## design/flow/run.sh

```bash
#!/bin/bash
# the make line also repeats each setting of config.mk as NAME=value (left out here)
make -C /OpenROAD-flow-scripts/flow DESIGN_CONFIG=/design/flow/config.mk WORK_HOME=/design/flow/orfs CLKGATE_MAP_FILE= finish
```

## design/flow/config.mk

```make
export PLATFORM = sky130hd
export DESIGN_NAME = APB_Slave
export DESIGN_NICKNAME = APB_Slave
export VERILOG_FILES = /design/flow/design.v
export SDC_FILE = /design/flow/constraint.sdc
export NUM_CORES = 4
export LEC_CHECK = 0
export ABC_AREA = 0
export CAP_MARGIN = 20
export CELL_PAD_IN_SITES_DETAIL_PLACEMENT = 0
export CORE_ASPECT_RATIO = 0.52
export CORE_MARGIN = 2
export CORE_UTILIZATION = 62
export CTS_CLUSTER_SIZE = 46
export GPL_TIMING_DRIVEN = 1
export MAX_ROUTING_LAYER = met4
export PLACE_DENSITY_LB_ADDON = 0.24
export SETUP_SLACK_MARGIN = 0.18
export SLEW_MARGIN = 20
```

## design/flow/constraint.sdc

```tcl
create_clock -name core_clock -period 3.44 [get_ports {PCLK}]
set_input_delay 0.6880 -clock core_clock [delete_from_list [all_inputs] [get_ports {PCLK}]]
set_output_delay 0.6880 -clock core_clock [all_outputs]
set_load 0.01 [all_outputs]
```

## design/flow/design.v

```verilog
module APB_Slave#( parameter DWIDTH = 32, AWIDTH = 5)            
(   input                                      PCLK,             
    input                                   PRESETn,             
    input                                     PSELx,             
    input                                   PENABLE,             
    input                        [AWIDTH-1:0] PADDR,             
    input                                    PWRITE,             
    input                       [DWIDTH-1:0] PWDATA,             
    output reg                  [DWIDTH-1:0] PRDATA,             
    output                                   PREADY,             
    output                                   PSLVERR             
);  
    localparam                  [2:0] IDLE   = 3'b000;           
    localparam                  [2:0] READY  = 3'b001;           
    localparam                  [2:0] READ   = 3'b010;           
    localparam                  [2:0] WRITE  = 3'b011;           
    localparam                  [2:0] ERROR  = 3'b100;           
    reg                           [2:0] current_state;           
    reg                           [2:0]    next_state;           
    reg           [DWIDTH-1:0] mem_arr[2**AWIDTH-1:0];           
    wire          [AWIDTH-1:0]           base_address;           
    wire                                   PADDR_VALID;          
always @(posedge PCLK,negedge PRESETn)
    if(!PRESETn)
        current_state <= IDLE;  
    else
        current_state <= next_state;  
always @(*)
begin
    case(current_state)  
        IDLE : 
                next_state <= PSELx? READY:IDLE;  
        READY: 
                next_state <= !PSELx?                IDLE   
                            : !PADDR_VALID?         ERROR  
                            : !PENABLE?             READY  
                            : !PWRITE?              READ
                            :                       WRITE; 
        WRITE: 
                next_state <= !PSELx?                IDLE   
                            : !PENABLE?             READY  
                            :                       WRITE; 
        READ : 
                next_state <= !PSELx?                IDLE   
                            : !PENABLE?             READY  
                            :                       READ;  
        ERROR: 
                next_state <= PSELx&!PADDR_VALID?   ERROR  
                            : PSELx?                READY  
                            :                       IDLE;  
        default:
                next_state <= IDLE;
    endcase
end
always @(posedge PCLK)
begin
    if(current_state==READY && PSELx && PENABLE && PWRITE)
        mem_arr[PADDR] <= PWDATA;
end
always @(*)
begin
    if(current_state==READY && PSELx && PENABLE && !PWRITE)
        PRDATA = mem_arr[PADDR];
    else
        PRDATA = {DWIDTH{1'b0}};
end
    assign base_address[AWIDTH-1:0] = 'b0;
    assign PADDR_VALID = (PADDR>base_address) || (PADDR<(2**AWIDTH-1+base_address));
    assign PREADY= (current_state==READY);
    assign PSLVERR= (current_state==ERROR);
endmodule
```

==> results of run 1 <==
==> stage by stage <==
| step | cell area [um^2] | setup slack, ns | cells |
|---|---|---|---|
| 2_1_floorplan | 39360 | -0.06847 | 2130 |
| 3_3_place_gp | 43450 | -0.8058 | 3166 |
| 3_5_place_dp | 43450 | -0.8469 | 3166 |
| 4_1_cts | 46970 | 0.1653 | 3343 |
| 5_1_grt | 47400 | 0.1187 | 3351 |
| 6_report | 47400 | 0.1520 | 3351 |
==> layout make-up <==
class	instances	area [um^2]	share of cell area, %
Antenna cell	1	2.502	0.005280
Clock buffer	101	2166	4.570
Clock inverter	43	352.8	0.7444
Inverter	2	7.507	0.01584
Multi-Input combinational cell	970	9006	19.00
Sequential cell	1029	30880	65.14
Tap cell	850	1064	2.244
Timing Repair Buffer	355	3923	8.276
==> metal layers <==
metal | share of wire, % | routed length, um | global-route usage, % | up-vias
met5 | 0 | 0 | - | -
met1 | 40 | 41560 | 47.42 | 11470
li1 | - | - | - | 9270
met3 | 12 | 13070 | 6.931 | 211
met4 | 2.6 | 2785 | 9.277 | 0
met2 | 45 | 47730 | 48.32 | 1507
==> repair_timing <==
action	4_1_cts	5_1_grt
setup buffers	20	7
endpoints found under the setup margin	32	32
cloned	13	0
pin swaps	25	30
gates resized	241	91
==> flow_summary.json, run 1 <==
{
  "outcome": "timing/DRC/antenna clean",
  "synth.distinct_cells": 29,
  "switchingPower_mw": 5.044,
  "antenna_left": 0,
  "synthCells": 2130,
  "fmax_mhz": 304.1,
  "core_area_mm2": 0.06260,
  "synthSimpleGateAreaFrac_pct": 2.176,
  "yosysMostFrequentCell": "edfxtp_1",
  "hold_buffers": 0,
  "ys_top_cells_by_count": "edfxtp_1, mux2i_1, o22ai_1, nor2_1, buf_2",
  "critPathLaunchType": "input port",
  "finalHoldViolCount": 0,
  "r2r_cells": 6,
  "overflow": 0,
  "setup_viol": 0,
  "p_seq_share_pct": 56.9,
  "aoi_share_pct": 4.625,
  "async_flop_share_pct": 0.4859,
  "die_w_um": 353.3,
  "fin_tns_setup_ns": 0,
  "fin_skew_ns": 0.02255,
  "area_leaders": "edfxtp_1, mux2i_1, o22ai_1",
  "crit_type": "input port to primary output",
  "drcViolationCount": 0,
  "routedWlPerCell_um": 31.38,
  "p_seq_mw": 13.8,
  "ir_drop_mv": 0.4492,
  "ys_cells": 2130,
  "drt_iter0_markers": 3223,
  "synth_area_per_cell_um2": 18.47,
  "warning_count": 31,
  "critPathArrivalTime_ns": 2.60,
  "worstPathMaxFanout": 7,
  "swShare_pct": 20.81,
  "ys_sh_mux_pct": 13.03,
  "synth-edff-count": 1024,
  "fin_nets": 2482,
  "p_clk_share_pct": 37.6,
  "ys_sh_adder_pct": 0,
  "htreeDepth": 3,
  "drt_wl_total_mm": 105.1,
  "period_used_pct": 95.58,
  "fillCellCount": 3440,
  "io_buffers": 75,
  "netlist_area_mm2": 0.03934,
  "hold_class": "input port to async pin",
  "io_pins": 76,
  "slew_violations": 0,
  "fp_util_pct": 62.84,
  "fp_nets": 2172,
  "place_hpwl_mm": 58.05,
  "grt_pass1_wl_mm": 148.9,
  "power_leader": "sequential cells",
  "xor_share_pct": 0,
  "vias": 22450,
  "gp_congestion": 0.8538,
  "slowest_stage": "nand4b_1",
  "leakagePower_nw": 16.51,
  "cp_data_required_time_ns": 2.75,
  "logic_family": "multiplexers",
  "r2r_end": "mem_arr[1][21]",
  "yosysTopAreaCellShare_pct": 78.17,
  "clock_path_buffers": 3,
  "synth-warning-count": 1,
  "holdWs_ns": 0.2966,
  "cp.depth": 11,
  "crit_path_max_incr_delay_ns": 0.25,
  "end_kind": "primary output",
  "min_period_ns": 3.288,
  "crit_path_end": "PRDATA[17]",
  "yosys_most_used_dff": "edfxtp_1",
  "path_cells": "buf_4 -> buf_6 -> buf_6 -> nand4b_1 -> buf_12 -> buf_12 -> o22ai_1 -> nor4_2 -> buf_4 -> a31oi_4 -> buf_2",
  "power_mw": 24.24,
  "critPathBufInv": 7,
  "yosys.stat.chipArea_mm2": 0.03934,
  "routed_via_density": 6.700,
  "numCtsBuffers": 82,
  "cell_internal_pwr_mw": 19.20,
  "synthToLayoutAreaGrowth_pct": 20.49,
  "comb_cell_power_mw": 1.32,
  "fp-row-count": 66,
  "worstSkewPairLatency_ns": 0.65,
  "drv_cap": 0,
  "ys_seq_share_pct": 78.49,
  "rrSetupSlack_ns": 1.00,
  "max_slew.worst_pin.slew_ns": 1.125,
  "final_util_pct": 75.72,
  "rsz0062_at_grt": "true",
  "cts.clk_slew.worst_paths_ns": 0.07,
  "clock-sinks": 1029,
  "startpoint": "PADDR[3]",
  "track_usage_pct": 32.91,
  "firstDrtPassIters": 5,
  "critPathTopFamily": "buffers and inverters",
  "ys_seq_elements": 1029,
  "die_h_um": 185.6,
  "r2r_start": "current_state[3]",
  "max_slew_margin_pct": 24.77,
  "grt_start_max_net_pins": 40,
  "p_clk_mw": 9.12,
  "largest_area_cell": "edfxtp_1",
  "dieArea_mm2": 0.06558,
  "cts_tree": "built",
  "power_frac_comb_pct": 5.4,
  "power.density_mw_per_mm2": 511.5,
  "grt_pass1_vias": 21800,
  "root_buffer": "clkbuf_16",
  "antenna_found_initial": 2
}
==> run 2: changes to the inputs <==
- ABC_AREA: 0 -> default
- CAP_MARGIN: 20 -> 0
- CELL_PAD_IN_SITES_DETAIL_PLACEMENT: 0 -> default
- CELL_PAD_IN_SITES_GLOBAL_PLACEMENT: default -> 1
- CORE_ASPECT_RATIO: 0.52 -> default
- CORE_UTILIZATION: 62 -> 43
- CTS_CLUSTER_SIZE: 46 -> default
- GPL_TIMING_DRIVEN: 1 -> default
- MAX_ROUTING_LAYER: met4 -> default
- MIN_ROUTING_LAYER: default -> met2
- PLACE_DENSITY_LB_ADDON: 0.24 -> 0.14
- SETUP_SLACK_MARGIN: 0.18 -> default
- TNS_END_PERCENT: default -> 40
- clock period: 3.44 -> 9.52 ns (I/O delays scaled with it)
==> flow_summary.json, run 2 <==
{
  "outcome": "timing/DRC/antenna clean",
  "crit_path_max_incr_delay_ns": 1.16,
  "leakagePower_nw": 15.24,
  "synth-warning-count": 1,
  "place_hpwl_mm": 57.44,
  "final_util_pct": 50.08,
  "setup_viol": 0,
  "hold_buffers": 0,
  "yosys.stat.chipArea_mm2": 0.03934,
  "finalHoldViolCount": 0,
  "hold_class": "flop to flop",
  "fmax_mhz": 119.3,
  "switchingPower_mw": 2.017,
  "aoi_share_pct": 4.625,
  "fin_tns_setup_ns": 0,
  "drcViolationCount": 0,
  "worstSkewPairLatency_ns": 0.68,
  "startpoint": "PADDR[3]",
  "fp-row-count": 110,
  "p_clk_share_pct": 44.0,
  "r2r_cells": 5,
  "p_seq_mw": 4.99,
  "yosysTopAreaCellShare_pct": 78.17,
  "io_buffers": 75,
  "ys_cells": 2130,
  "fin_ws_ns": 1.141,
  "r2r_start": "current_state[3]",
  "critPathBufInv": 3,
  "area_leaders": "edfxtp_1, mux2i_1, o22ai_1",
  "ys_sh_adder_pct": 0,
  "vias": 26160,
  "fin_skew_ns": 0.02385,
  "min_to": "current_state[3]",
  "cell_internal_pwr_mw": 7.548,
  "clock-sinks": 1029,
  "rsz0062_at_grt": "false",
  "max_slew_margin_pct": 22.23,
  "slowest_stage": "clkdlybuf4s50_1",
  "drt_wl_total_mm": 106.0,
  "track_usage_pct": 33.05,
  "synth_area_per_cell_um2": 18.47,
  "max_slew.worst_pin.slew_ns": 1.167,
  "die_h_um": 306.5,
  "crit_path_end": "PRDATA[22]",
  "antenna_left": 0,
  "synth-edff-count": 1024,
  "cp.depth": 7,
  "r2r_end": "mem_arr[5][11]",
  "cp_data_required_time_ns": 7.62,
  "netlist_area_mm2": 0.03934,
  "async_flop_share_pct": 0.4859,
  "grt_pass1_vias": 29010,
  "postCtsSetupBuffers": 0,
  "synthToLayoutAreaGrowth_pct": 14.94,
  "cts.clk_slew.worst_paths_ns": 0.06,
  "grt_pass1_wl_mm": 149.5,
  "rrSetupSlack_ns": 5.74,
  "yosysMostFrequentCell": "edfxtp_1",
  "xor_share_pct": 0,
  "min_from": "current_state[1]",
  "synthSimpleGateAreaFrac_pct": 2.176,
  "critPathArrivalTime_ns": 6.47,
  "period_used_pct": 88.01,
  "comb_cell_power_mw": 0.364,
  "fin_nets": 2288,
  "routedWlPerCell_um": 30.07,
  "yosys_most_used_dff": "edfxtp_1",
  "gp_congestion": 0.8382,
  "min_period_ns": 8.379,
  "path_cells": "clkdlybuf4s50_1 -> nand4b_1 -> buf_4 -> o22ai_1 -> nor4_1 -> a31oi_1 -> clkdlybuf4s50_1",
  "die_w_um": 306.5,
  "dieArea_mm2": 0.09391,
  "root_buffer": "clkbuf_16",
  "ys_seq_elements": 1029,
  "fp_nets": 2172,
  "slew_violations": 0,
  "critPathTopFamily": "buffers and inverters",
  "power_leader": "sequential cells",
  "clock_path_buffers": 3,
  "firstDrtPassIters": 6,
  "hold_depth": 2,
  "numCtsBuffers": 105,
  "antenna_found_initial": 0,
  "ir_drop_mv": 0.1483,
  "drt_iter0_markers": 4772,
  "fp_util_pct": 43.57,
  "warning_count": 33,
  "p_seq_share_pct": 52.2,
  "logic_family": "multiplexers",
  "critPathLaunchType": "input port",
  "overflow": 0,
  "io_pins": 76,
  "ys_top_cells_by_count": "edfxtp_1, mux2i_1, o22ai_1, nor2_1, buf_2",
  "holdWs_ns": 0.5124,
  "grt_start_max_net_pins": 149,
  "drv_cap": 0,
  "ys_sh_mux_pct": 13.03,
  "p_clk_mw": 4.21,
  "crit_type": "input port to primary output",
  "htreeDepth": 3,
  "routed_via_density": 7.417,
  "core_area_mm2": 0.09029,
  "cts_tree": "built",
  "pre_cts_ws_ns": 1.548,
  "end_kind": "primary output",
  "power_mw": 9.564,
  "ys_seq_share_pct": 78.49,
  "power.density_mw_per_mm2": 211.5,
  "worstPathMaxFanout": 24,
  "synth.distinct_cells": 29,
  "largest_area_cell": "edfxtp_1",
  "ctsResizeCount": 0,
  "swShare_pct": 21.09,
  "synthCells": 2130,
  "power_frac_comb_pct": 3.8,
  "crit_top_cell": "clkdlybuf4s50_1"
}
-- run 2: layer usage --
| layer | vias to the layer above | routed length, um | global-route usage, % |
|---|---|---|---|
| met5 | - | 759 | 13.70 |
| met4 | 26 | 6405 | 5.164 |
| met3 | 683 | 47970 | 46.66 |
| met2 | 7736 | 50910 | 37.55 |
| met1 | 8859 | 0 | - |
| li1 | 8854 | - | - |
-- run 2: area by class of cell --
cell class	instances	area, um^2
timing repair buffer	138	1184
fill	7289	45070
inverter	2	7.507
multi-input combinational	970	8139
antenna	15	37.54
tap	1176	1471
clock inverter	64	681.9
sequential	1029	30880
clock buffer	133	2816
-- run 2: per-stage QoR --
step / cells / area (um^2)
2_1_floorplan: 2130 / 39340
3_3_place_gp: 3315 / 41770
3_5_place_dp: 3315 / 41760
4_1_cts: 3512 / 45260
5_1_grt: 3512 / 45180
6_report: 3527 / 45210
==> run 3: changes to the inputs <==
- CAP_MARGIN: 0 -> 20
- CELL_PAD_IN_SITES_GLOBAL_PLACEMENT: 1 -> default
- CORE_UTILIZATION: 43 -> 72
- CTS_CLUSTER_SIZE: default -> 17
- MIN_ROUTING_LAYER: met2 -> default
- PLACE_DENSITY_LB_ADDON: 0.14 -> 0.0
- SETUP_SLACK_MARGIN: default -> 1.32
- TNS_END_PERCENT: 40 -> default
- clock period: 9.52 -> 4.5 ns (I/O delays scaled with it)
==> flow_summary.json, run 3 <==
{
  "ir_drop_mv": 0.5004,
  "die_h_um": 237.7,
  "largest_area_cell": "edfxtp_1",
  "startpoint": "PADDR[4]",
  "dieArea_mm2": 0.05652,
  "r2r_cells": 5,
  "leakagePower_nw": 16.43,
  "drcViolationCount": 0,
  "drt_wl_total_mm": 107.1,
  "final_util_pct": 87.20,
  "vias": 22550,
  "hold_buffers": 0,
  "dp_cells": 2911,
  "root_buffer": "clkbuf_16",
  "fp-row-count": 85,
  "xor_share_pct": 0,
  "swShare_pct": 20.83,
  "clock-sinks": 1029,
  "crit_path_max_incr_delay_ns": 0.30,
  "outcome": "timing/DRC/antenna clean",
  "clock_path_buffers": 3,
  "crit_type": "input port to primary output",
  "use_met3_pct": 7.038,
  "synthSimpleGateAreaFrac_pct": 2.176,
  "drv_cap": 0,
  "power_frac_comb_pct": 5.1,
  "slowest_stage": "o22ai_1",
  "netlist_area_mm2": 0.03934,
  "grt_start_max_net_pins": 42,
  "p_clk_mw": 8.07,
  "cell_internal_pwr_mw": 15.53,
  "r2r_end": "mem_arr[22][20]",
  "yosysMostFrequentCell": "edfxtp_1",
  "io_buffers": 75,
  "cp.depth": 11,
  "fp_util_pct": 72.95,
  "yosys.stat.chipArea_mm2": 0.03934,
  "cts_tree": "built",
  "rrSetupSlack_ns": 1.68,
  "period_used_pct": 84.02,
  "track_usage_pct": 37.29,
  "comb_cell_power_mw": 0.997,
  "grt_busiest_layer": "met2",
  "max_slew.worst_pin.slew_ns": 1.083,
  "end_kind": "primary output",
  "min_period_ns": 3.781,
  "yosys_most_used_dff": "edfxtp_1",
  "aoi_share_pct": 4.625,
  "layout.cells.non_filler": 3152,
  "worstPathMaxFanout": 16,
  "critPathArrivalTime_ns": 2.88,
  "antenna_left": 0,
  "p_seq_share_pct": 53.8,
  "firstDrtPassIters": 6,
  "logic_family": "multiplexers",
  "cts.clk_slew.worst_paths_ns": 0.06,
  "finalHoldViolCount": 0,
  "synth-edff-count": 1024,
  "crit_path_end": "PRDATA[19]",
  "async_flop_share_pct": 0.4859,
  "yosysTopAreaCellShare_pct": 78.17,
  "fin_skew_ns": 0.01237,
  "htreeDepth": 3,
  "routedWlPerCell_um": 33.99,
  "fp_nets": 2172,
  "hold_class": "input port to async pin",
  "slew_violations": 0,
  "area_leaders": "edfxtp_1, mux2i_1, o22ai_1",
  "synthToLayoutAreaGrowth_pct": 19.53,
  "antenna_found_initial": 1,
  "rsz0062_at_grt": "true",
  "grt_pass1_wl_mm": 149.0,
  "power.density_mw_per_mm2": 417.2,
  "fmax_mhz": 264.5,
  "fin_area_mm2": 0.04702,
  "overflow": 0,
  "warning_count": 30,
  "grt_use_met2_pct": 59.91,
  "p_seq_mw": 10.6,
  "synth_area_per_cell_um2": 18.47,
  "io_pins": 76,
  "synth.distinct_cells": 29,
  "r2r_start": "current_state[3]",
  "ys_top_cells_by_count": "edfxtp_1, mux2i_1, o22ai_1, nor2_1, buf_2",
  "use_met1_pct": 51.29,
  "gp_congestion": 0.8295,
  "core_area_mm2": 0.05392,
  "critPathTopFamily": "buffers and inverters",
  "switchingPower_mw": 4.087,
  "placed_cell_area_mm2": 0.04217,
  "path_cells": "buf_2 -> buf_6 -> buf_4 -> nand4b_1 -> buf_6 -> buf_12 -> o22ai_1 -> nor4_2 -> buf_4 -> a31oi_2 -> clkdlybuf4s15_2",
  "synth-warning-count": 1,
  "drt_iter0_markers": 2921,
  "ys_seq_elements": 1029,
  "setup_viol": 0,
  "max_slew_margin_pct": 27.55,
  "synthCells": 2130,
  "power_leader": "sequential cells",
  "grt_pass1_vias": 22270,
  "p_clk_share_pct": 41.1,
  "ys_cells": 2130,
  "routed_via_density": 7.154,
  "ys_sh_adder_pct": 0,
  "numCtsBuffers": 97,
  "die_w_um": 237.7,
  "cp_data_required_time_ns": 3.60,
  "critPathLaunchType": "input port",
  "worstSkewPairLatency_ns": 0.65,
  "place_hpwl_mm": 49.91,
  "ys_sh_mux_pct": 13.03,
  "ys_seq_share_pct": 78.49,
  "critPathBufInv": 7,
  "holdWs_ns": 0.4684,
  "fin_nets": 2422
}
## run 3: layout make-up
type	instances	area, um^2
antenna	1	2.502
clock buffer	120	2599
clock inverter	54	486.7
fill	2172	6902
inverter	2	7.507
multi-input combinational	970	8946
sequential	1029	30880
tap	696	870.8
timing repair buffer	280	3231
## run 3: routing by layer
| metal | routed length, um | up-vias |
|---|---|---|
| met3 | 12720 | 292 |
| met4 | 4699 | 2 |
| met5 | 13 | - |
| met1 | 37900 | 11380 |
| met2 | 51800 | 1709 |
| li1 | - | 9162 |
## run 3: metrics by stage
step	worst slack [ns]	TNS, ns	power [mW]
3_5_place_dp	-0.1011	-1.032	11.58
6_report	0.7189	0	19.62
2_1_floorplan	0.8067	0	11.16
3_3_place_gp	-0.1378	-0.4839	11.55
4_1_cts	0.7570	0	19.51
5_1_grt	0.7044	0	20.03
## run 3: what timing repair did
item	in CTS	in global routing
gates cloned	17	3
pin swaps	45	36
buffers inserted	36	10
endpoints found under the setup margin	32	32
resized	252	95
==> run 4: changes to the inputs <==
- CELL_PAD_IN_SITES_GLOBAL_PLACEMENT: default -> 2
- CORE_UTILIZATION: 72 -> 40
- CTS_CLUSTER_SIZE: 17 -> default
- GPL_ROUTABILITY_DRIVEN: default -> 0
- PLACE_DENSITY_LB_ADDON: 0.0 -> default
- SETUP_SLACK_MARGIN: 1.32 -> default
- clock period: 4.5 -> 5.5 ns (I/O delays scaled with it)
==> flow_summary.json, run 4 <==
{
  "outcome": "timing/DRC/antenna clean",
  "fp_nets": 2172,
  "xor_share_pct": 0,
  "max_slew.worst_pin.slew_ns": 1.038,
  "die_h_um": 317.6,
  "power_mw": 16.35,
  "min_to": "current_state[3]",
  "antenna_left": 0,
  "max_slew_margin_pct": 30.56,
  "warning_count": 26,
  "fillCellCount": 8180,
  "p_clk_mw": 7.05,
  "crit_type": "input port to primary output",
  "r2r_end": "mem_arr[29][9]",
  "fmax_mhz": 190.1,
  "slowest_stage": "or4b_2",
  "synthToLayoutAreaGrowth_pct": 17.46,
  "io_pins": 76,
  "logic_family": "multiplexers",
  "ys_seq_share_pct": 78.49,
  "holdWs_ns": 0.5047,
  "root_buffer": "clkbuf_16",
  "critPathBufInv": 4,
  "drt_iter0_markers": 1770,
  "grt_use_met2_pct": 34.60,
  "cts_tree": "built",
  "ys_sh_mux_pct": 13.03,
  "slew_violations": 0,
  "hold_depth": 2,
  "core_area_mm2": 0.09799,
  "comb_cell_power_mw": 0.658,
  "dieArea_mm2": 0.1009,
  "crit_path_end": "PRDATA[2]",
  "swShare_pct": 20.74,
  "end_kind": "primary output",
  "hold_class": "flop to flop",
  "ys_top_cells_by_count": "edfxtp_1, mux2i_1, o22ai_1, nor2_1, buf_2",
  "power_leader": "sequential cells",
  "setup_viol": 0,
  "p_seq_share_pct": 52.8,
  "ctsResizeCount": 0,
  "power.density_mw_per_mm2": 353.8,
  "clock_path_buffers": 3,
  "synth-edff-count": 1024,
  "diodes": 0,
  "drv_cap": 0,
  "startpoint": "PADDR[4]",
  "grt_pass1_vias": 21020,
  "use_met1_pct": 29.60,
  "drt_wl_total_mm": 109.3,
  "min_from": "current_state[1]",
  "synthCells": 2130,
  "ys_sh_adder_pct": 0,
  "fin_skew_ns": 0.01977,
  "yosysTopAreaCellShare_pct": 78.17,
  "postCtsSetupBuffers": 0,
  "aoi_share_pct": 4.625,
  "rsz0062_at_grt": "false",
  "cell_internal_pwr_mw": 12.96,
  "largest_area_cell": "edfxtp_1",
  "antenna_found_initial": 4,
  "synthSimpleGateAreaFrac_pct": 2.176,
  "critPathArrivalTime_ns": 4.16,
  "clock-sinks": 1029,
  "use_met3_pct": 4.210,
  "leakagePower_nw": 15.76,
  "pre_cts_ws_ns": 0.2889,
  "critPathTopFamily": "buffers and inverters",
  "r2r_cells": 5,
  "routedWlPerCell_um": 29.47,
  "io_buffers": 75,
  "area_leaders": "edfxtp_1, mux2i_1, o22ai_1",
  "vias": 20540,
  "fp_util_pct": 40.14,
  "grt_busiest_layer": "met2",
  "cp.depth": 8,
  "ys_cells": 2130,
  "placed_cell_area_mm2": 0.04293,
  "ir_drop_mv": 0.2572,
  "grt_start_max_net_pins": 58,
  "htreeDepth": 3,
  "synth-warning-count": 1,
  "yosysMostFrequentCell": "edfxtp_1",
  "fin_ws_ns": 0.2395,
  "numCtsBuffers": 107,
  "firstDrtPassIters": 7,
  "fp-row-count": 115,
  "grt_pass1_wl_mm": 154.4,
  "fin_tns_setup_ns": 0,
  "finalHoldViolCount": 0,
  "synth_area_per_cell_um2": 18.47,
  "track_usage_pct": 21.55,
  "p_seq_mw": 8.64,
  "ys_seq_elements": 1029,
  "hold_buffers": 0,
  "cp_data_required_time_ns": 4.40,
  "netlist_area_mm2": 0.03934,
  "die_w_um": 317.6,
  "critPathLaunchType": "input port",
  "worstPathMaxFanout": 17,
  "switchingPower_mw": 3.390,
  "fin_nets": 2374,
  "crit_path_max_incr_delay_ns": 0.74,
  "routed_via_density": 5.536,
  "path_cells": "clkdlybuf4s50_1 -> or4b_2 -> buf_4 -> o22ai_1 -> nor2_1 -> a31oi_1 -> buf_4 -> clkdlybuf4s50_1",
  "rrSetupSlack_ns": 2.41,
  "synth.distinct_cells": 29,
  "yosys_most_used_dff": "edfxtp_1",
  "yosys.stat.chipArea_mm2": 0.03934,
  "overflow": 0,
  "fin_area_mm2": 0.04620,
  "min_period_ns": 5.261,
  "drcViolationCount": 0,
  "power_frac_comb_pct": 4.0,
  "place_hpwl_mm": 63.96,
  "async_flop_share_pct": 0.4859,
  "p_clk_share_pct": 43.1,
  "period_used_pct": 95.65,
  "worstSkewPairLatency_ns": 0.68,
  "r2r_start": "current_state[3]",
  "cts.clk_slew.worst_paths_ns": 0.06
}
==> run 4: final cells by class <==
type                    count  area [um^2]  area share [%]
multi-input cells         970         8133           17.60
well taps                1287         1610           3.485
inverters                   2        7.507         0.01625
repair buffers            222         2177           4.712
clock inverters            68        586.8           1.270
flip-flops and latches   1029        30880           66.82
clock buffers             132         2814           6.090
==> run 4: layer usage <==
metal,vias up,wire length [um]
met4,8,3103
met3,158,6036
met2,537,51500
met1,10760,48640
li1,9080,-
met5,-,54
==> run 4: per-stage QoR <==
step	std cells	util, %
after floorplan	2130	-
after global placement	3509	43.81
after detailed placement	3510	43.82
after CTS	3710	47.29
after global routing	3710	47.15
final	3710	47.15
==> run 5: changes to the inputs <==
- CELL_PAD_IN_SITES_GLOBAL_PLACEMENT: 2 -> default
- CORE_UTILIZATION: 40 -> 67
- GPL_ROUTABILITY_DRIVEN: 0 -> default
- clock period: 5.5 -> 3.09 ns (I/O delays scaled with it)
==> flow_summary.json, run 5 <==
{
  "period_used_pct": 107.4,
  "so_faults": "negative setup slack",
  "ys_seq_share_pct": 78.49,
  "firstDrtPassIters": 7,
  "ir_drop_mv": 0.6004,
  "dp_cells": 3130,
  "ys_sh_mux_pct": 13.03,
  "numCtsBuffers": 98,
  "power_leader": "sequential cells",
  "yosysMostFrequentCell": "edfxtp_1",
  "crit_path_end": "PRDATA[18]",
  "die_h_um": 246.3,
  "fin_nets": 2546,
  "clock-sinks": 1029,
  "r2r_cells": 6,
  "ys_sh_adder_pct": 0,
  "leakagePower_nw": 17.23,
  "fin_ws_ns": -0.2290,
  "cts.clk_slew.worst_paths_ns": 0.06,
  "root_buffer": "clkbuf_16",
  "critPathTopFamily": "buffers and inverters",
  "yosysTopAreaCellShare_pct": 78.17,
  "core_area_mm2": 0.05792,
  "antenna_found_initial": 3,
  "slowest_stage": "nor4_1",
  "io_buffers": 75,
  "fp_nets": 2172,
  "synth-warning-count": 1,
  "r2r_start": "current_state[3]",
  "area_leaders": "edfxtp_1, mux2i_1, o22ai_1",
  "place_hpwl_mm": 59.10,
  "dieArea_mm2": 0.06066,
  "gp_congestion": 0.8899,
  "crit_path_max_incr_delay_ns": 0.57,
  "comb_cell_power_mw": 1.59,
  "slew_violations": 0,
  "finalHoldViolCount": 0,
  "cts_tree": "built",
  "p_clk_mw": 11.6,
  "clock_path_buffers": 3,
  "yosys_most_used_dff": "edfxtp_1",
  "die_w_um": 246.3,
  "crit_type": "input port to primary output",
  "grt_pass1_wl_mm": 147.4,
  "io_pins": 76,
  "layout.cells.non_filler": 3350,
  "logic_family": "multiplexers",
  "yosys.stat.chipArea_mm2": 0.03934,
  "critPathBufInv": 7,
  "max_slew_margin_pct": 60.72,
  "htreeDepth": 3,
  "synthToLayoutAreaGrowth_pct": 24.93,
  "synth-edff-count": 1024,
  "hold_class": "input port to async pin",
  "ys_cells": 2130,
  "track_usage_pct": 34.50,
  "power.density_mw_per_mm2": 581.7,
  "path_cells": "buf_12 -> buf_8 -> buf_6 -> buf_12 -> nand4bb_4 -> buf_12 -> o22ai_1 -> nor4_1 -> buf_4 -> a31oi_4 -> buf_2",
  "outcome": "failed layout checks",
  "drv_cap": 0,
  "swShare_pct": 20.71,
  "crit_top_cell": "buf_12",
  "switchingPower_mw": 5.920,
  "end_kind": "primary output",
  "synth_area_per_cell_um2": 18.47,
  "r2r_end": "mem_arr[26][24]",
  "critPathArrivalTime_ns": 2.70,
  "synthCells": 2130,
  "synth.distinct_cells": 29,
  "cp.depth": 11,
  "grt_start_max_net_pins": 35,
  "xor_share_pct": 0,
  "warning_count": 33,
  "drcViolationCount": 0,
  "netlist_area_mm2": 0.03934,
  "critPathLaunchType": "input port",
  "p_seq_mw": 15.4,
  "synthSimpleGateAreaFrac_pct": 2.176,
  "p_seq_share_pct": 53.7,
  "power_frac_comb_pct": 5.6,
  "rsz0062_at_grt": "true",
  "antenna_left": 0,
  "fin_skew_ns": 0.01409,
  "diodes": 0,
  "drt_iter0_markers": 3047,
  "largest_area_cell": "edfxtp_1",
  "overflow": 0,
  "routed_via_density": 6.729,
  "fp-row-count": 88,
  "worstPathMaxFanout": 18,
  "cell_internal_pwr_mw": 22.67,
  "startpoint": "PADDR[4]",
  "p_clk_share_pct": 40.7,
  "fp_util_pct": 67.92,
  "routedWlPerCell_um": 31.57,
  "worstSkewPairLatency_ns": 0.64,
  "final_util_pct": 84.85,
  "ys_seq_elements": 1029,
  "ys_top_cells_by_count": "edfxtp_1, mux2i_1, o22ai_1, nor2_1, buf_2",
  "rrSetupSlack_ns": 0.91,
  "min_period_ns": 3.319,
  "aoi_share_pct": 4.625,
  "cp_data_required_time_ns": 2.47,
  "vias": 22540,
  "grt_pass1_vias": 22290,
  "async_flop_share_pct": 0.4859,
  "max_slew.worst_pin.slew_ns": 0.5838,
  "setup_viol": 10,
  "fmax_mhz": 301.3,
  "fillCellCount": 2596,
  "drt_wl_total_mm": 105.8
}
run 5: per-layer routing:
layer | up-vias | track usage (%) | routed length [um]
met5 | - | 0 | 27
met4 | 4 | 13.50 | 3600
met3 | 236 | 8.715 | 11380
met2 | 1400 | 52.83 | 49720
met1 | 11480 | 48.47 | 41030
li1 | 9423 | - | -
run 5: timing repair:
| item | 4_1_cts | 5_1_grt |
|---|---|---|
| resized | 301 | 123 |
| hold buffers | 0 | 0 |
| buffers inserted | 38 | 4 |
| pin swaps | 45 | 42 |
| gates cloned | 8 | 5 |
| endpoints found under the setup margin | 32 | 32 |
run 5: through the flow:
step                worst slack, ns  power, mW  hold WS (ns)  TNS [ns]  instance area, um^2
finish                      -0.2290      28.59        0.1859   -0.3957                49140
global route                -0.2107      29.22        0.1919   -0.6204                49140
CTS                        -0.01838      28.48        0.1731  -0.02112                48320
detailed placement           -1.201      16.97        0.5047    -32.32                43940
global placement             -1.137      16.94        0.4857    -30.54                43940
floorplan                   -0.3485      16.25        0.3224   -248.73                39360
run 5: layout make-up:
cell class | count | area [um^2] | share of cell area [%]
Sequential cell | 1029 | 30880 | 62.83
Multi-Input combinational cell | 970 | 9468 | 19.27
Timing Repair Buffer | 403 | 4740 | 9.645
Clock buffer | 125 | 2660 | 5.413
Tap cell | 765 | 957.2 | 1.948
Clock inverter | 56 | 434.2 | 0.8835
Inverter | 2 | 7.507 | 0.01528
==> run 6: changes to the inputs <==
- ABC_AREA: default -> 0
- CELL_PAD_IN_SITES_DETAIL_PLACEMENT: default -> 0
- CORE_ASPECT_RATIO: default -> 0.52
- CORE_UTILIZATION: 67 -> 72
- CTS_CLUSTER_SIZE: default -> 46
- GPL_TIMING_DRIVEN: default -> 1
- MAX_ROUTING_LAYER: default -> met4
- PLACE_DENSITY: default -> 0.35
- SETUP_SLACK_MARGIN: default -> 0.9
- clock period: 3.09 -> 3.44 ns (I/O delays scaled with it)
==> flow_summary.json, run 6 <==
{
  "outcome": "timing/DRC/antenna clean",
  "critPathLaunchType": "input port",
  "min_period_ns": 3.380,
  "logic_family": "multiplexers",
  "fp_nets": 2172,
  "finalHoldViolCount": 0,
  "fp_util_pct": 73.31,
  "hold_class": "input port to async pin",
  "p_clk_share_pct": 38.8,
  "aoi_share_pct": 4.625,
  "crit_type": "input port to primary output",
  "flop_area_mm2": 0.03088,
  "area_leaders": "edfxtp_1, mux2i_1, o22ai_1",
  "firstDrtPassIters": 8,
  "htreeDepth": 3,
  "cp_data_required_time_ns": 2.75,
  "grt_start_max_net_pins": 33,
  "power.density_mw_per_mm2": 503.8,
  "dp_cells": 3075,
  "startpoint": "PADDR[1]",
  "path_cells": "buf_16 -> buf_12 -> buf_4 -> mux2i_1 -> o22ai_4 -> nor4_2 -> a31oi_1 -> buf_4 -> buf_6",
  "comb_cell_power_mw": 1.68,
  "fin_skew_ns": 0.01791,
  "rsz0062_at_grt": "true",
  "critPathArrivalTime_ns": 2.69,
  "p_clk_mw": 9.80,
  "clock-sinks": 1029,
  "dieArea_mm2": 0.05662,
  "cp.depth": 9,
  "yosys.stat.chipArea_mm2": 0.03934,
  "track_usage_pct": 43.62,
  "power_leader": "sequential cells",
  "use_met3_pct": 12.08,
  "ys_seq_share_pct": 78.49,
  "swShare_pct": 22.55,
  "fin_nets": 2578,
  "antenna_left": 0,
  "placed_cell_area_mm2": 0.04368,
  "r2r_cells": 6,
  "place_hpwl_mm": 61.56,
  "crit_path_end": "PRDATA[13]",
  "drv_cap": 0,
  "ys_top_cells_by_count": "edfxtp_1, mux2i_1, o22ai_1, nor2_1, buf_2",
  "synth_area_per_cell_um2": 18.47,
  "fmax_mhz": 295.8,
  "fillCellCount": 1337,
  "drcViolationCount": 0,
  "layout.cells.non_filler": 3325,
  "synthCells": 2130,
  "fin_area_mm2": 0.05017,
  "io_pins": 76,
  "r2r_end": "mem_arr[24][16]",
  "cts_tree": "built",
  "die_h_um": 172.6,
  "grt_pass1_vias": 24490,
  "drt_wl_total_mm": 136.5,
  "power_frac_comb_pct": 6.7,
  "critPathTopFamily": "buffers and inverters",
  "p_seq_mw": 13.8,
  "cts.clk_slew.worst_paths_ns": 0.08,
  "yosysTopAreaCellShare_pct": 78.17,
  "grt_busiest_layer": "met2",
  "comb_area_mm2": 0.01049,
  "hold_buffers": 0,
  "synthSimpleGateAreaFrac_pct": 2.176,
  "gp_congestion": 0.8766,
  "die_w_um": 328.1,
  "ys_sh_mux_pct": 13.03,
  "numCtsBuffers": 82,
  "synth-edff-count": 1024,
  "core_area_mm2": 0.05366,
  "worstPathMaxFanout": 8,
  "worstSkewPairLatency_ns": 0.64,
  "synthToLayoutAreaGrowth_pct": 27.53,
  "crit_top_cell": "buf_4",
  "ys_cells": 2130,
  "crit_path_max_incr_delay_ns": 0.49,
  "io_buffers": 75,
  "leakagePower_nw": 17.30,
  "fp-row-count": 61,
  "r2r_start": "current_state[3]",
  "drt_iter0_markers": 5533,
  "synth-warning-count": 1,
  "vias": 25930,
  "use_met1_pct": 60.33,
  "cell_internal_pwr_mw": 19.57,
  "clock_path_buffers": 3,
  "p_seq_share_pct": 54.6,
  "async_flop_share_pct": 0.4859,
  "switchingPower_mw": 5.700,
  "grt_use_met2_pct": 63.18,
  "largest_area_cell": "edfxtp_1",
  "yosys_most_used_dff": "edfxtp_1",
  "slew_violations": 0,
  "root_buffer": "clkbuf_16",
  "period_used_pct": 98.26,
  "grt_pass1_wl_mm": 168.9,
  "xor_share_pct": 0,
  "end_kind": "primary output",
  "overflow": 0,
  "ir_drop_mv": 0.5485,
  "fin_ws_ns": 0.05977,
  "antenna_found_initial": 2,
  "pre_cts_ws_ns": -0.9068,
  "max_slew_margin_pct": 21.04,
  "rrSetupSlack_ns": 1.03,
  "ys_sh_adder_pct": 0,
  "routedWlPerCell_um": 41.06,
  "warning_count": 33,
  "routed_via_density": 7.800,
  "synth.distinct_cells": 29,
  "ys_seq_elements": 1029,
  "slowest_stage": "mux2i_1",
  "max_slew.worst_pin.slew_ns": 1.181,
  "critPathBufInv": 5,
  "final_util_pct": 93.50,
  "netlist_area_mm2": 0.03934,
  "setup_viol": 0,
  "yosysMostFrequentCell": "edfxtp_1"
}
run 6: area by class of cell:
| class | count | share of cell area (%) |
|---|---|---|
| Clock inverter | 35 | 0.6310 |
| Timing Repair Buffer | 451 | 10.57 |
| Clock buffer | 110 | 4.512 |
| Tap cell | 724 | 1.806 |
| Multi-Input combinational cell | 970 | 20.90 |
| Sequential cell | 1029 | 61.55 |
| Antenna cell | 4 | 0.01995 |
| Inverter | 2 | 0.01496 |
run 6: routing by layer:
layer	vias to the layer above	wire length, um
li1	9469	-
met1	12530	42750
met2	3197	61070
met3	741	23340
met4	0	9354
met5	-	0
run 6: through the flow:
stage / hold slack, ns / setup TNS [ns] / power, mW
after floorplan: 0.3924 / 0 / 14.61
after global placement: 0.4789 / -23.60 / 15.20
after detailed placement: 0.4891 / -24.74 / 15.24
after CTS: 0.2687 / 0 / 24.54
after global routing: 0.3019 / 0 / 25.57
final: 0.2901 / 0 / 25.27
run 6: repair_timing:
item	4_1_cts	5_1_grt
pin swaps	78	49
setup endpoints to repair	46	32
cloned	13	0
setup buffers	55	33
gates resized	513	194
endpoints found under the hold margin	0	0
==> run 7: changes to the inputs <==
- ABC_AREA: 0 -> default
- CAP_MARGIN: 20 -> 40
- CELL_PAD_IN_SITES_DETAIL_PLACEMENT: 0 -> default
- CORE_ASPECT_RATIO: 0.52 -> default
- CTS_CLUSTER_SIZE: 46 -> 47
- GPL_TIMING_DRIVEN: 1 -> default
- MAX_ROUTING_LAYER: met4 -> default
- PLACE_DENSITY: 0.35 -> default
- PLACE_DENSITY_LB_ADDON: default -> 0.0
- SETUP_SLACK_MARGIN: 0.9 -> 0.86
- clock period: 3.44 -> 3.03 ns (I/O delays scaled with it)
==> flow_summary.json, run 7 <==
{
  "synth_area_per_cell_um2": 18.47,
  "yosys.stat.chipArea_mm2": 0.03934,
  "clock_path_buffers": 3,
  "fp_nets": 2172,
  "dieArea_mm2": 0.05652,
  "io_buffers": 75,
  "hold_buffers": 0,
  "yosysTopAreaCellShare_pct": 78.17,
  "gp_congestion": 0.8565,
  "placed_cell_area_mm2": 0.04383,
  "netlist_area_mm2": 0.03934,
  "largest_area_cell": "edfxtp_1",
  "core_area_mm2": 0.05392,
  "die_h_um": 237.7,
  "yosysMostFrequentCell": "edfxtp_1",
  "synth-edff-count": 1024,
  "ys_sh_adder_pct": 0,
  "ys_cells": 2130,
  "outcome": "aborted with a tool error",
  "ys_top_cells_by_count": "edfxtp_1, mux2i_1, o22ai_1, nor2_1, buf_2",
  "root_buffer": "clkbuf_16",
  "yosys_most_used_dff": "edfxtp_1",
  "pre_cts_ws_ns": -1.187,
  "logic_family": "multiplexers",
  "fp-row-count": 85,
  "io_pins": 76,
  "numCtsBuffers": 96,
  "aoi_share_pct": 4.625,
  "xor_share_pct": 0,
  "clock-sinks": 1029,
  "place_hpwl_mm": 60.50,
  "synth.distinct_cells": 29,
  "failed_stage": "global routing",
  "ys_sh_mux_pct": 13.03,
  "area_leaders": "edfxtp_1, mux2i_1, o22ai_1",
  "synth-warning-count": 1,
  "ys_seq_share_pct": 78.49,
  "fp_util_pct": 72.95,
  "htreeDepth": 3,
  "ys_seq_elements": 1029,
  "die_w_um": 237.7,
  "synthSimpleGateAreaFrac_pct": 2.176,
  "dp_cells": 3048,
  "synthCells": 2130,
  "async_flop_share_pct": 0.4859
}
run 7: timing repair:
| action | in CTS |
|---|---|
| gates cloned | 15 |
| pin swaps | 57 |
| gates resized | 391 |
| endpoints found under the hold margin | 0 |
| endpoints found under the setup margin | 551 |
| setup buffers | 55 |
run 7: through the flow:
stage	hold slack [ns]	power [mW]	TNS, ns
after global placement	0.4779	17.27	-29.74
after detailed placement	0.4989	17.31	-30.57
after floorplan	0.3104	16.58	0
after CTS	0.1697	29.56	-0.09919
==> run 8: changes to the inputs <==
- CAP_MARGIN: 40 -> 20
- CTS_CLUSTER_DIAMETER: default -> 357
- CTS_CLUSTER_SIZE: 47 -> 15
- PLACE_DENSITY_LB_ADDON: 0.0 -> 0.02
- SETUP_SLACK_MARGIN: 0.86 -> -0.3
==> flow_summary.json, run 8 <==
{
  "synthSimpleGateAreaFrac_pct": 2.176,
  "clock_path_buffers": 3,
  "logic_family": "multiplexers",
  "crit_top_cell": "buf_4",
  "grt_pass1_wl_mm": 145.0,
  "p_seq_share_pct": 59.2,
  "critPathLaunchType": "input port",
  "fin_area_mm2": 0.04658,
  "ys_seq_elements": 1029,
  "slowest_stage": "nand4b_1",
  "firstDrtPassIters": 8,
  "yosysTopAreaCellShare_pct": 78.17,
  "r2r_cells": 5,
  "ys_sh_adder_pct": 0,
  "power_leader": "sequential cells",
  "yosysMostFrequentCell": "edfxtp_1",
  "synthToLayoutAreaGrowth_pct": 18.41,
  "synth-warning-count": 1,
  "r2r_end": "mem_arr[24][7]",
  "aoi_share_pct": 4.625,
  "cp_data_required_time_ns": 2.42,
  "final_util_pct": 86.38,
  "max_slew_margin_pct": 66.62,
  "setup_viol": 32,
  "switchingPower_mw": 5.399,
  "comb_cell_power_mw": 1.47,
  "yosys.stat.chipArea_mm2": 0.03934,
  "rrSetupSlack_ns": 0.97,
  "diodes": 0,
  "crit_type": "input port to primary output",
  "r2r_start": "current_state[3]",
  "warning_count": 29,
  "place_hpwl_mm": 55.81,
  "fin_skew_ns": 0.01810,
  "p_seq_mw": 15.7,
  "io_buffers": 75,
  "hold_class": "input port to async pin",
  "finalHoldViolCount": 0,
  "vias": 22160,
  "drt_wl_total_mm": 99.80,
  "cp.depth": 12,
  "synthCells": 2130,
  "placed_cell_area_mm2": 0.04358,
  "dieArea_mm2": 0.05652,
  "netlist_area_mm2": 0.03934,
  "cell_internal_pwr_mw": 21.06,
  "power.density_mw_per_mm2": 568.0,
  "synth.distinct_cells": 29,
  "ys_cells": 2130,
  "critPathArrivalTime_ns": 2.72,
  "area_leaders": "edfxtp_1, mux2i_1, o22ai_1",
  "max_slew.worst_pin.slew_ns": 0.4993,
  "die_w_um": 237.7,
  "root_buffer": "clkbuf_16",
  "grt_pass1_vias": 22480,
  "io_pins": 76,
  "worstSkewPairLatency_ns": 0.64,
  "drcViolationCount": 0,
  "yosys_most_used_dff": "edfxtp_1",
  "fillCellCount": 2179,
  "min_period_ns": 3.323,
  "overflow": 0,
  "layout.cells.non_filler": 3168,
  "comb_area_mm2": 0.008621,
  "htreeDepth": 3,
  "fp_util_pct": 72.95,
  "routed_via_density": 6.995,
  "clock-sinks": 1029,
  "p_clk_share_pct": 35.2,
  "core_area_mm2": 0.05392,
  "critPathTopFamily": "buffers and inverters",
  "startpoint": "PADDR[2]",
  "cts.clk_slew.worst_paths_ns": 0.07,
  "swShare_pct": 20.41,
  "fin_nets": 2494,
  "synth-edff-count": 1024,
  "die_h_um": 237.7,
  "flop_area_mm2": 0.03088,
  "so_faults": "negative setup slack",
  "async_flop_share_pct": 0.4859,
  "end_kind": "primary output",
  "fin_ws_ns": -0.2935,
  "xor_share_pct": 0,
  "fp-row-count": 85,
  "outcome": "failed layout checks",
  "ys_sh_mux_pct": 13.03,
  "critPathBufInv": 8,
  "power_frac_comb_pct": 5.6,
  "ys_seq_share_pct": 78.49,
  "ys_top_cells_by_count": "edfxtp_1, mux2i_1, o22ai_1, nor2_1, buf_2",
  "fmax_mhz": 300.9,
  "track_usage_pct": 36.09,
  "synth_area_per_cell_um2": 18.47,
  "period_used_pct": 109.7,
  "crit_path_max_incr_delay_ns": 0.28,
  "rsz0062_at_grt": "true",
  "fp_nets": 2172,
  "largest_area_cell": "edfxtp_1",
  "leakagePower_nw": 16.26,
  "numCtsBuffers": 78,
  "cts_tree": "built",
  "slew_violations": 0,
  "drv_cap": 0,
  "holdWs_ns": 0.1974,
  "path_cells": "clkdlybuf4s15_1 -> buf_6 -> nand4b_1 -> buf_12 -> buf_8 -> buf_4 -> buf_4 -> o22ai_2 -> nor4_2 -> buf_4 -> a31oi_4 -> buf_6",
  "grt_start_max_net_pins": 39,
  "hold_buffers": 0,
  "antenna_found_initial": 3,
  "p_clk_mw": 9.32,
  "worstPathMaxFanout": 13,
  "antenna_left": 0,
  "drt_iter0_markers": 3000,
  "crit_path_end": "PRDATA[6]",
  "gp_congestion": 0.8263,
  "ir_drop_mv": 0.5519,
  "pre_cts_ws_ns": -1.280,
  "dp_cells": 3031,
  "routedWlPerCell_um": 31.50
}
-- run 8: metrics by stage --
| step | total power, mW | TNS [ns] |
|---|---|---|
| final | 26.45 | -6.707 |
| after global routing | 27.04 | -7.806 |
| after CTS | 26.43 | -7.671 |
| after detailed placement | 17.30 | -28.27 |
| after global placement | 17.25 | -27.23 |
| after floorplan | 16.57 | -261.65 |
-- run 8: layer usage --
layer	global-route usage, %	part of all wire, %	vias to the layer above
li1	-	-	9254
met2	57.12	48	1547
met3	6.979	12	268
met4	14.81	3.7	4
met5	0	0.027	-
met1	50.51	36	11090
-- run 8: layout make-up --
| type | instances | share of cell area [%] |
|---|---|---|
| multi-input combinational | 971 | 18.51 |
| timing repair buffer | 370 | 8.757 |
| tap | 696 | 1.870 |
| inverter | 2 | 0.01612 |
| clock inverter | 5 | 0.09402 |
| clock buffer | 95 | 4.465 |
| sequential | 1029 | 66.29 |
-- run 8: repair_timing --
| action | in CTS | in global routing |
|---|---|---|
| pin swaps | 17 | 8 |
| gates cloned | 9 | 0 |
| buffers inserted | 26 | 5 |
| gates resized | 167 | 55 |
| setup endpoints to repair | 32 | 31 |
| endpoints found under the hold margin | 0 | 0 |
==> run 9: changes to the inputs <==
- CORE_UTILIZATION: 72 -> 40
- CTS_CLUSTER_DIAMETER: 357 -> 51
- CTS_CLUSTER_SIZE: 15 -> default
- GPL_ROUTABILITY_DRIVEN: default -> 0
- MAX_ROUTING_LAYER: default -> met4
- PLACE_DENSITY_LB_ADDON: 0.02 -> default
- SETUP_SLACK_MARGIN: -0.3 -> default
- clock period: 3.03 -> 5.5 ns (I/O delays scaled with it)
==> flow_summary.json, run 9 <==
{
  "rrSetupSlack_ns": 2.47,
  "period_used_pct": 98.00,
  "xor_share_pct": 0,
  "ys_seq_elements": 1029,
  "grt_pass1_vias": 20960,
  "fillCellCount": 8036,
  "outcome": "timing/DRC/antenna clean",
  "ir_drop_mv": 0.2756,
  "yosys_most_used_dff": "edfxtp_1",
  "fin_skew_ns": 0.02695,
  "max_slew_margin_pct": 29.05,
  "place_hpwl_mm": 58.84,
  "yosys.stat.chipArea_mm2": 0.03934,
  "drv_cap": 0,
  "finalHoldViolCount": 0,
  "ys_sh_mux_pct": 13.03,
  "holdWs_ns": 0.5402,
  "fin_nets": 2357,
  "cts_tree": "built",
  "critPathBufInv": 4,
  "routedWlPerCell_um": 26.93,
  "drt_wl_total_mm": 99.41,
  "die_h_um": 317.6,
  "htreeDepth": 3,
  "slowest_stage": "or4b_2",
  "synthSimpleGateAreaFrac_pct": 2.176,
  "firstDrtPassIters": 6,
  "io_pins": 76,
  "critPathArrivalTime_ns": 4.29,
  "overflow": 0,
  "clock-sinks": 1029,
  "yosysMostFrequentCell": "edfxtp_1",
  "vias": 20880,
  "io_buffers": 75,
  "comb_cell_power_mw": 0.642,
  "hold_buffers": 0,
  "p_seq_mw": 8.64,
  "largest_area_cell": "edfxtp_1",
  "ys_seq_share_pct": 78.49,
  "startpoint": "PADDR[0]",
  "path_cells": "clkdlybuf4s50_1 -> buf_4 -> or4b_2 -> buf_12 -> o22ai_1 -> nor2_1 -> a31oi_1 -> clkdlybuf4s50_1",
  "die_w_um": 317.6,
  "p_seq_share_pct": 53.3,
  "antenna_left": 0,
  "synth-warning-count": 1,
  "synth_area_per_cell_um2": 18.47,
  "fin_ws_ns": 0.1102,
  "power_frac_comb_pct": 4.0,
  "hold_class": "flop to flop",
  "aoi_share_pct": 4.625,
  "fp_nets": 2172,
  "antenna_found_initial": 9,
  "critPathTopFamily": "buffers and inverters",
  "crit_type": "input port to primary output",
  "fin_tns_setup_ns": 0,
  "async_flop_share_pct": 0.4859,
  "power_leader": "sequential cells",
  "cp_data_required_time_ns": 4.40,
  "drcViolationCount": 0,
  "ys_top_cells_by_count": "edfxtp_1, mux2i_1, o22ai_1, nor2_1, buf_2",
  "clock_path_buffers": 3,
  "final_util_pct": 46.94,
  "min_period_ns": 5.390,
  "swShare_pct": 20.06,
  "track_usage_pct": 20.06,
  "crit_path_end": "PRDATA[13]",
  "root_buffer": "clkbuf_16",
  "cell_internal_pwr_mw": 12.96,
  "core_area_mm2": 0.09799,
  "max_slew.worst_pin.slew_ns": 1.061,
  "yosysTopAreaCellShare_pct": 78.17,
  "r2r_cells": 4,
  "fp-row-count": 115,
  "leakagePower_nw": 15.59,
  "slew_violations": 0,
  "switchingPower_mw": 3.251,
  "p_clk_mw": 6.93,
  "area_leaders": "edfxtp_1, mux2i_1, o22ai_1",
  "logic_family": "multiplexers",
  "power.density_mw_per_mm2": 352.4,
  "rsz0062_at_grt": "false",
  "min_from": "current_state[4]",
  "end_kind": "primary output",
  "fmax_mhz": 185.5,
  "p_clk_share_pct": 42.8,
  "ys_sh_adder_pct": 0,
  "synth-edff-count": 1024,
  "hold_depth": 2,
  "warning_count": 26,
  "ys_cells": 2130,
  "critPathLaunchType": "input port",
  "pre_cts_ws_ns": 0.08499,
  "crit_top_cell": "clkdlybuf4s50_1",
  "min_to": "current_state[4]",
  "placed_cell_area_mm2": 0.04274,
  "grt_start_max_net_pins": 59,
  "fp_util_pct": 40.14,
  "synthToLayoutAreaGrowth_pct": 16.94,
  "grt_pass1_wl_mm": 143.5,
  "cts.clk_slew.worst_paths_ns": 0.06,
  "synthCells": 2130,
  "routed_via_density": 5.656,
  "netlist_area_mm2": 0.03934,
  "r2r_end": "mem_arr[0][5]",
  "crit_path_max_incr_delay_ns": 0.71,
  "dieArea_mm2": 0.1009,
  "setup_viol": 0,
  "drt_iter0_markers": 1811,
  "worstSkewPairLatency_ns": 0.67,
  "synth.distinct_cells": 29,
  "worstPathMaxFanout": 32,
  "numCtsBuffers": 101,
  "fin_area_mm2": 0.04600,
  "r2r_start": "current_state[3]",
  "cp.depth": 8
}
==> run 9: area by class of cell <==
class	instances	area, um^2	share of cell area [%]
tap	1287	1610	3.501
sequential	1029	30880	67.12
clock buffer	123	2653	5.767
antenna	7	17.52	0.03808
timing repair buffer	211	2067	4.494
inverter	2	7.507	0.01632
multi-input combinational	970	8078	17.56
clock inverter	62	689.4	1.499
==> run 9: repair_timing <==
action	4_1_cts	5_1_grt
setup endpoints to repair	0	2
setup buffers	0	0
gates resized	0	2
==> run 9: metrics by stage <==
step           cells  power, mW
3_5_place_dp    3499      9.457
5_1_grt         3690      16.68
4_1_cts         3684      16.34
3_3_place_gp    3499      9.444
2_1_floorplan   2130      9.128
6_report        3691      16.21
==> run 9: layer usage <==
layer	wire length, um	GRT usage, %	up-vias
met1	42260	26.91	10910
met2	47520	31.56	764
li1	-	-	9033
met4	2406	5.630	0
met5	0	-	-
met3	7226	3.592	171
==> run 10: changes to the inputs <==
- CORE_UTILIZATION: 40 -> 65
- CTS_CLUSTER_DIAMETER: 51 -> default
- GPL_ROUTABILITY_DRIVEN: 0 -> default
- MAX_ROUTING_LAYER: met4 -> default
- clock period: 5.5 -> 3.03 ns (I/O delays scaled with it)
==> flow_summary.json, run 10 <==
{
  "synth-edff-count": 1024,
  "so_faults": "negative setup slack",
  "r2r_cells": 5,
  "fp_nets": 2172,
  "dieArea_mm2": 0.06250,
  "slew_violations": 0,
  "comb_area_mm2": 0.009618,
  "flop_area_mm2": 0.03088,
  "ys_cells": 2130,
  "cp.depth": 13,
  "switchingPower_mw": 6.126,
  "track_usage_pct": 34.36,
  "path_cells": "buf_8 -> buf_6 -> buf_6 -> buf_4 -> nand4_1 -> buf_4 -> clkbuf_16 -> buf_4 -> o22ai_1 -> nor2_1 -> a31oi_2 -> buf_4 -> buf_4",
  "outcome": "failed layout checks",
  "firstDrtPassIters": 5,
  "r2r_end": "mem_arr[13][2]",
  "yosys_most_used_dff": "edfxtp_1",
  "warning_count": 32,
  "fin_skew_ns": 0.01636,
  "end_kind": "primary output",
  "dp_cells": 3148,
  "synthCells": 2130,
  "fp_util_pct": 65.41,
  "ys_seq_share_pct": 78.49,
  "io_pins": 76,
  "ys_top_cells_by_count": "edfxtp_1, mux2i_1, o22ai_1, nor2_1, buf_2",
  "fin_tns_setup_ns": -1.780,
  "swShare_pct": 20.77,
  "r2r_start": "current_state[3]",
  "grt_start_max_net_pins": 33,
  "grt_pass1_vias": 22790,
  "synth.distinct_cells": 29,
  "fp-row-count": 90,
  "p_seq_mw": 15.7,
  "p_clk_mw": 12.1,
  "power_mw": 29.50,
  "clock-sinks": 1029,
  "root_buffer": "clkbuf_16",
  "ys_sh_mux_pct": 13.03,
  "vias": 22760,
  "critPathTopFamily": "buffers and inverters",
  "async_flop_share_pct": 0.4859,
  "critPathLaunchType": "input port",
  "synth_area_per_cell_um2": 18.47,
  "crit_path_max_incr_delay_ns": 0.32,
  "ir_drop_mv": 0.5809,
  "ys_seq_elements": 1029,
  "netlist_area_mm2": 0.03934,
  "critPathBufInv": 9,
  "hold_class": "input port to async pin",
  "place_hpwl_mm": 54.76,
  "crit_path_end": "PRDATA[0]",
  "overflow": 0,
  "p_seq_share_pct": 53.1,
  "crit_type": "input port to primary output",
  "hold_buffers": 0,
  "critPathArrivalTime_ns": 2.59,
  "fin_nets": 2594,
  "power_frac_comb_pct": 5.8,
  "comb_cell_power_mw": 1.72,
  "routed_via_density": 6.677,
  "drcViolationCount": 0,
  "drt_wl_total_mm": 109.0,
  "largest_area_cell": "edfxtp_1",
  "synth-warning-count": 1,
  "cts.clk_slew.worst_paths_ns": 0.06,
  "die_h_um": 250,
  "antenna_found_initial": 1,
  "core_area_mm2": 0.06013,
  "cts_tree": "built",
  "power_leader": "sequential cells",
  "routedWlPerCell_um": 31.98,
  "clock_path_buffers": 3,
  "max_slew.worst_pin.slew_ns": 1.097,
  "crit_top_cell": "buf_4",
  "numCtsBuffers": 100,
  "worstPathMaxFanout": 7,
  "yosysTopAreaCellShare_pct": 78.17,
  "diodes": 0,
  "min_period_ns": 3.192,
  "cell_internal_pwr_mw": 23.37,
  "finalHoldViolCount": 0,
  "worstSkewPairLatency_ns": 0.65,
  "fmax_mhz": 313.3,
  "cp_data_required_time_ns": 2.42,
  "aoi_share_pct": 4.625,
  "htreeDepth": 3,
  "period_used_pct": 105.3,
  "power.density_mw_per_mm2": 591.1,
  "fillCellCount": 2885,
  "gp_congestion": 0.8290,
  "die_w_um": 250,
  "io_buffers": 75,
  "slowest_stage": "a31oi_2",
  "drv_cap": 0,
  "p_clk_share_pct": 41.1,
  "synthSimpleGateAreaFrac_pct": 2.176,
  "layout.cells.non_filler": 3408,
  "yosysMostFrequentCell": "edfxtp_1",
  "yosys.stat.chipArea_mm2": 0.03934,
  "ys_sh_adder_pct": 0,
  "rsz0062_at_grt": "true",
  "logic_family": "multiplexers",
  "xor_share_pct": 0,
  "max_slew_margin_pct": 26.62,
  "fin_ws_ns": -0.1617,
  "synthToLayoutAreaGrowth_pct": 26.87,
  "setup_viol": 29,
  "leakagePower_nw": 17.61,
  "rrSetupSlack_ns": 0.66,
  "area_leaders": "edfxtp_1, mux2i_1, o22ai_1",
  "antenna_left": 0,
  "startpoint": "PADDR[3]",
  "grt_pass1_wl_mm": 153.1,
  "drt_iter0_markers": 2612
}
-- run 10: layout make-up --
class / instances / area share (%)
Clock buffer: 119 / 5.242
Clock inverter: 57 / 1.091
Inverter: 2 / 0.01504
Multi-Input combinational cell: 970 / 19.27
Sequential cell: 1029 / 61.87
Tap cell: 782 / 1.961
Timing Repair Buffer: 449 / 10.55
-- run 10: layer usage --
metal	share of wire (%)	track usage (%)	vias to the layer above
li1	-	-	9514
met1	38	48.92	11740
met2	48	55.17	1263
met3	9.3	5.131	242
met4	4.0	12.40	0
met5	0	0	-
-- run 10: timing repair --
action	in CTS	in global routing
buffers inserted	49	17
pin swaps	70	58
endpoints found under the setup margin	32	32
gates cloned	19	5
gates resized	336	143
-- run 10: stage by stage --
step                      hold WS [ns]  util [%]  cell area (um^2)  setup slack [ns]
after floorplan                 0.3104         -             39380           -0.3965
after global placement          0.4781     72.98             43890            -1.003
after detailed placement        0.4960     72.98             43890            -1.011
after CTS                       0.1729     81.24             48850           -0.1793
after global routing            0.1996     82.99             49910           -0.1888
final                           0.1890     82.99             49910           -0.1617
==> run 11: changes to the inputs <==
- CORE_UTILIZATION: 65 -> 72
- CTS_CLUSTER_SIZE: default -> 15
- PLACE_DENSITY_LB_ADDON: default -> 0.02
- SETUP_SLACK_MARGIN: default -> 1.06
- clock period: 3.03 -> 3.64 ns (I/O delays scaled with it)
==> flow_summary.json, run 11 <==
{
  "synth-warning-count": 1,
  "power_frac_comb_pct": 6.0,
  "fin_skew_ns": 0.02657,
  "antenna_left": 0,
  "worstSkewPairLatency_ns": 0.67,
  "grt_start_max_net_pins": 40,
  "p_seq_share_pct": 53.2,
  "startpoint": "PADDR[3]",
  "logic_family": "multiplexers",
  "ir_drop_mv": 0.5431,
  "routed_via_density": 7.535,
  "drv_cap": 0,
  "drt_wl_total_mm": 126.9,
  "outcome": "timing/DRC/antenna clean",
  "worstPathMaxFanout": 7,
  "area_leaders": "edfxtp_1, mux2i_1, o22ai_1",
  "power.density_mw_per_mm2": 495.7,
  "routedWlPerCell_um": 38.70,
  "synth-edff-count": 1024,
  "ys_top_cells_by_count": "edfxtp_1, mux2i_1, o22ai_1, nor2_1, buf_2",
  "async_flop_share_pct": 0.4859,
  "fin_nets": 2547,
  "largest_area_cell": "edfxtp_1",
  "critPathLaunchType": "input port",
  "synthSimpleGateAreaFrac_pct": 2.176,
  "ys_seq_elements": 1029,
  "comb_cell_power_mw": 1.48,
  "power_leader": "sequential cells",
  "final_util_pct": 91.71,
  "warning_count": 30,
  "yosys.stat.chipArea_mm2": 0.03934,
  "yosysTopAreaCellShare_pct": 78.17,
  "io_pins": 76,
  "synthToLayoutAreaGrowth_pct": 25.72,
  "io_buffers": 75,
  "slew_violations": 0,
  "numCtsBuffers": 96,
  "crit_path_end": "PRDATA[14]",
  "max_slew.worst_pin.slew_ns": 1.169,
  "vias": 24710,
  "critPathTopFamily": "simple AND/OR/NAND/NOR gates",
  "layout.cells.non_filler": 3279,
  "yosysMostFrequentCell": "edfxtp_1",
  "ys_sh_adder_pct": 0,
  "clock_path_buffers": 3,
  "synth_area_per_cell_um2": 18.47,
  "ys_sh_mux_pct": 13.03,
  "max_slew_margin_pct": 21.83,
  "antenna_found_initial": 7,
  "ys_seq_share_pct": 78.49,
  "path_cells": "buf_8 -> or4_4 -> buf_8 -> o22ai_4 -> nor4_4 -> buf_4 -> a31oi_4 -> buf_6 -> buf_6",
  "rrSetupSlack_ns": 1.33,
  "drt_iter0_markers": 4163,
  "fp-row-count": 85,
  "overflow": 0,
  "p_clk_share_pct": 40.7,
  "yosys_most_used_dff": "edfxtp_1",
  "cell_internal_pwr_mw": 19.19,
  "min_period_ns": 3.458,
  "dp_cells": 3022,
  "die_h_um": 237.7,
  "aoi_share_pct": 4.625,
  "switchingPower_mw": 5.325,
  "crit_type": "input port to primary output",
  "r2r_end": "mem_arr[23][16]",
  "fp_util_pct": 72.95,
  "hold_buffers": 0,
  "cts.clk_slew.worst_paths_ns": 0.07,
  "grt_pass1_vias": 23640,
  "period_used_pct": 95.01,
  "leakagePower_nw": 17.32,
  "rsz0062_at_grt": "true",
  "cp.depth": 9,
  "r2r_start": "current_state[3]",
  "r2r_cells": 5,
  "critPathArrivalTime_ns": 2.73,
  "synthCells": 2130,
  "fmax_mhz": 289.2,
  "ys_cells": 2130,
  "gp_congestion": 0.8627,
  "crit_path_max_incr_delay_ns": 0.68,
  "htreeDepth": 3,
  "hold_class": "input port to async pin",
  "dieArea_mm2": 0.05652,
  "cp_data_required_time_ns": 2.91,
  "synth.distinct_cells": 29,
  "die_w_um": 237.7,
  "p_clk_mw": 9.99,
  "clock-sinks": 1029,
  "firstDrtPassIters": 6,
  "netlist_area_mm2": 0.03934,
  "xor_share_pct": 0,
  "swShare_pct": 21.72,
  "track_usage_pct": 40.39,
  "finalHoldViolCount": 0,
  "setup_viol": 0,
  "power_mw": 24.51,
  "grt_pass1_wl_mm": 159.9,
  "fp_nets": 2172,
  "slowest_stage": "or4_4",
  "drcViolationCount": 0,
  "place_hpwl_mm": 57.92,
  "core_area_mm2": 0.05392,
  "critPathBufInv": 5,
  "end_kind": "primary output",
  "cts_tree": "built",
  "p_seq_mw": 13.0,
  "root_buffer": "clkbuf_16"
}
## run 11: layer usage
metal	routed length (um)	GRT usage, %	vias up
li1	-	-	9436
met1	40080	53.59	12180
met2	59890	65.19	2491
met3	18360	9.604	598
met4	8527	17.46	2
met5	46	0	-
## run 11: cell type report
cell class                 instances  area, um^2
sequential                      1029       30880
clock buffer                     113        2509
antenna                            1       2.502
timing repair buffer             405        4583
clock inverter                    62       523.0
inverter                           2       7.507
multi-input combinational        971       10080
fill                            1605        4469
tap                              696       870.8
## run 11: repair_timing
item | 4_1_cts | 5_1_grt
cloned | 15 | 5
setup buffers | 43 | 18
pin swaps | 83 | 65
endpoints found under the setup margin | 72 | 71
resized | 371 | 202
## run 11: per-stage QoR
stage | setup slack [ns] | hold WS (ns) | instance area [um^2] | TNS, ns
floorplan | 0.6439 | 0.4324 | 39580 | 0
global placement | -0.8416 | 0.4840 | 43280 | -19.43
detailed placement | -0.8661 | 0.5100 | 43280 | -20.47
CTS | 0.4104 | 0.3053 | 48110 | 0
global route | 0.2012 | 0.3312 | 49450 | 0
finish | 0.1817 | 0.3114 | 49450 | 0
Power figures rest on the tool's default switching activity, not on a simulated workload.
